Design axis_matmul2x2, start of the top module:
module axis_matmul2x2(
    input                       clk             ,
    input                       rst             ,
    input                       s_axis_tvalid   ,
    input     [31 : 0]          s_axis_tdata    ,
    input                       s_axis_tlast    ,
    output                      s_axis_tready   ,
    output                      m_axis_tvalid   ,
    output    [31 : 0]          m_axis_tdata    ,
    output                      m_axis_tlast    ,
    input                       m_axis_tready   
);
    wire [3:0]  io_in_a_0;
    wire [3:0]  io_in_a_1;
    wire [3:0]  io_in_b_0;
    wire [3:0]  io_in_b_1;
    wire [15:0] io_out_c_0;
    wire [15:0] io_out_c_1;
    assign io_in_a_0 = s_axis_tdata[00+:4];
    assign io_in_a_1 = s_axis_tdata[08+:4];
    assign io_in_b_0 = s_axis_tdata[16+:4];
    assign io_in_b_1 = s_axis_tdata[24+:4];
    assign m_axis_tdata = {io_out_c_1,io_out_c_0};
    assign m_axis_tlast = m_axis_tvalid;
    top u_top(
        .clock        (clk              ),
        .reset        (rst              ),
        .io_in_valid  (s_axis_tvalid    ),
        .io_out_ready (s_axis_tready    ),
        .io_in_a_0    (io_in_a_0        ),
        .io_in_a_1    (io_in_a_1        ),
        .io_in_b_0    (io_in_b_0        ),
  ...
Size in the first run: roughly 72 I/O pins, about 14000 um^2 of cells after synthesis.
clock: 5.67 ns
lec_check: 0
cap_margin: 10
core_margin: 10
core_utilization: 40
cts_cluster_size: 55
max_routing_layer: met5
min_routing_layer: met2
place_density_lb_addon: 0.21
setup_slack_margin: -0.23
slew_margin: 20
run.sh (not shown) runs the stock make flow with config.mk's settings and CLKGATE_MAP_FILE=.
The baseline finished but fails on setup timing.
Rerun with:
==> flow/config.mk (replaced) <==
export PLATFORM = sky130hd
export DESIGN_NAME = axis_matmul2x2
export DESIGN_NICKNAME = axis_matmul2x2
export VERILOG_FILES = /design/flow/design.v
export SDC_FILE = /design/flow/constraint.sdc
export NUM_CORES = 4
export LEC_CHECK = 0
export CAP_MARGIN = 20
export CORE_MARGIN = 2
export CORE_UTILIZATION = 58
export SLEW_MARGIN = 20
==> flow/constraint.sdc (replaced) <==
create_clock -name core_clock -period 4.11 [get_ports {clk}]
set_input_delay 0.8220 -clock core_clock [delete_from_list [all_inputs] [get_ports {clk}]]
set_output_delay 0.8220 -clock core_clock [all_outputs]
set_load 0.01 [all_outputs]
The new run reached the layout checks and failed them: setup timing.
Sequential power came out higher by well over a third.
Non-clock buffer count came out higher by 27.
Routed wire length came out lower slightly.
Power came out higher by well over a third.
Cell area barely changes.


Starting RTL as in the previous note.
make LEC_CHECK=0 ABC_AREA=1 CAP_MARGIN=20 CORE_MARGIN=2 CORE_UTILIZATION=72 CTS_CLUSTER_DIAMETER=222 CTS_CLUSTER_SIZE=18 PLACE_DENSITY_LB_ADDON=0.19 SETUP_SLACK_MARGIN=0.96 SLEW_MARGIN=20 finish   # period 4.77 ns
The first run ran to the end with violations: negative setup slack.
Rerun with:
--- a/flow/config.mk
+++ b/flow/config.mk
@@ -11,6 +11,3 @@
 export CORE_UTILIZATION = 72
-export CTS_CLUSTER_DIAMETER = 222
-export CTS_CLUSTER_SIZE = 18
-export PLACE_DENSITY_LB_ADDON = 0.19
-export SETUP_SLACK_MARGIN = 0.96
+export PLACE_DENSITY = 0.79
 export SLEW_MARGIN = 20
==> flow/constraint.sdc (replaced) <==
create_clock -name core_clock -period 6.5 [get_ports {clk}]
set_input_delay 1.3000 -clock core_clock [delete_from_list [all_inputs] [get_ports {clk}]]
set_output_delay 1.3000 -clock core_clock [all_outputs]
set_load 0.01 [all_outputs]
=> The new run completed, yet does not pass: negative setup slack. Wire length came out lower by a few percent. Global-route usage came out lower by 1.2 points. Cell area came out higher slightly.
Rerun with:
--- a/flow/config.mk
+++ b/flow/config.mk
@@ -7,3 +7,2 @@
 export LEC_CHECK = 0
-export ABC_AREA = 1
 export CAP_MARGIN = 20
@@ -11,3 +10,3 @@
 export CORE_UTILIZATION = 72
-export PLACE_DENSITY = 0.79
+export PLACE_DENSITY_LB_ADDON = 0.0
 export SLEW_MARGIN = 20
==> flow/constraint.sdc (replaced) <==
create_clock -name core_clock -period 5.76 [get_ports {clk}]
set_input_delay 1.1520 -clock core_clock [delete_from_list [all_inputs] [get_ports {clk}]]
set_output_delay 1.1520 -clock core_clock [all_outputs]
set_load 0.01 [all_outputs]
The changed run finished but fails on negative setup slack.
Hold slack stays flat.
Routed wire length goes down by about 3.7%.
Non-clock buffer count goes down by 1.
Clock skew hardly moves.
Rerun with:
--- a/flow/config.mk
+++ b/flow/config.mk
@@ -9,4 +9,3 @@
 export CORE_MARGIN = 2
-export CORE_UTILIZATION = 72
-export PLACE_DENSITY_LB_ADDON = 0.0
+export CORE_UTILIZATION = 41
 export SLEW_MARGIN = 20
==> flow/constraint.sdc (replaced) <==
create_clock -name core_clock -period 7.16 [get_ports {clk}]
set_input_delay 1.4320 -clock core_clock [delete_from_list [all_inputs] [get_ports {clk}]]
set_output_delay 1.4320 -clock core_clock [all_outputs]
set_load 0.01 [all_outputs]
Effect: Now the flow ran to the end with no violations. Cell area shrinks by 1.0%. Routed wire length came out lower by 7.9%. Fmax falls by 6.2%. Area after synthesis does not change.
Rerun with:
--- a/flow/config.mk
+++ b/flow/config.mk
@@ -9,3 +9,3 @@
 export CORE_MARGIN = 2
-export CORE_UTILIZATION = 41
+export CORE_UTILIZATION = 40
 export SLEW_MARGIN = 20
==> flow/constraint.sdc (replaced) <==
create_clock -name core_clock -period 7.65 [get_ports {clk}]
set_input_delay 1.5300 -clock core_clock [delete_from_list [all_inputs] [get_ports {clk}]]
set_output_delay 1.5300 -clock core_clock [all_outputs]
set_load 0.01 [all_outputs]
What happened: The changed run completed without violations; via count is higher by about 0.4%; cell count is higher by 0.36%; first-iteration DRC count is unchanged; register-to-register slack improved by 0.20 ns; sequential power is lower by about 7%; worst setup slack improved by 0.20 ns.


axis_matmul2x2 again, from the RTL that the note above started with.
export LEC_CHECK = 0
export CAP_MARGIN = 20
export CELL_PAD_IN_SITES_DETAIL_PLACEMENT = 1
export CELL_PAD_IN_SITES_GLOBAL_PLACEMENT = 3
export CORE_MARGIN = 10
export CORE_UTILIZATION = 47
export GPL_ROUTABILITY_DRIVEN = 0
export MIN_ROUTING_LAYER = met2
export PLACE_DENSITY = 0.87
export SLEW_MARGIN = 20
export TNS_END_PERCENT = 85
create_clock -name core_clock -period 11.8 [get_ports {clk}]
==> next run, changes <==
==> flow/config.mk (replaced) <==
export PLATFORM = sky130hd
export DESIGN_NAME = axis_matmul2x2
export DESIGN_NICKNAME = axis_matmul2x2
export VERILOG_FILES = /design/flow/design.v
export SDC_FILE = /design/flow/constraint.sdc
export NUM_CORES = 4
export LEC_CHECK = 0
export CAP_MARGIN = 20
export CORE_MARGIN = 2
export CORE_UTILIZATION = 65
export SLEW_MARGIN = 20
==> flow/constraint.sdc (replaced) <==
create_clock -name core_clock -period 3.98 [get_ports {clk}]
set_input_delay 0.7960 -clock core_clock [delete_from_list [all_inputs] [get_ports {clk}]]
set_output_delay 0.7960 -clock core_clock [all_outputs]
set_load 0.01 [all_outputs]
Outcome: Now the flow reached the layout checks and failed them: setup timing. Area after synthesis stays the same. Synthesized cell count stays the same. Register-to-register slack loses 7.0 ns. Hold slack hardly moves. Via count fell by 27%. Design area grows by 1.5%. Global-route usage shrinks by 1.4 points. Non-clock buffer count grows by 33. Setup slack degrades by 7.0 ns. Power rises to 2.8 times its value. Routed wire length falls by 14%.
Power figures rest on the tool's default switching activity, not on a simulated workload.
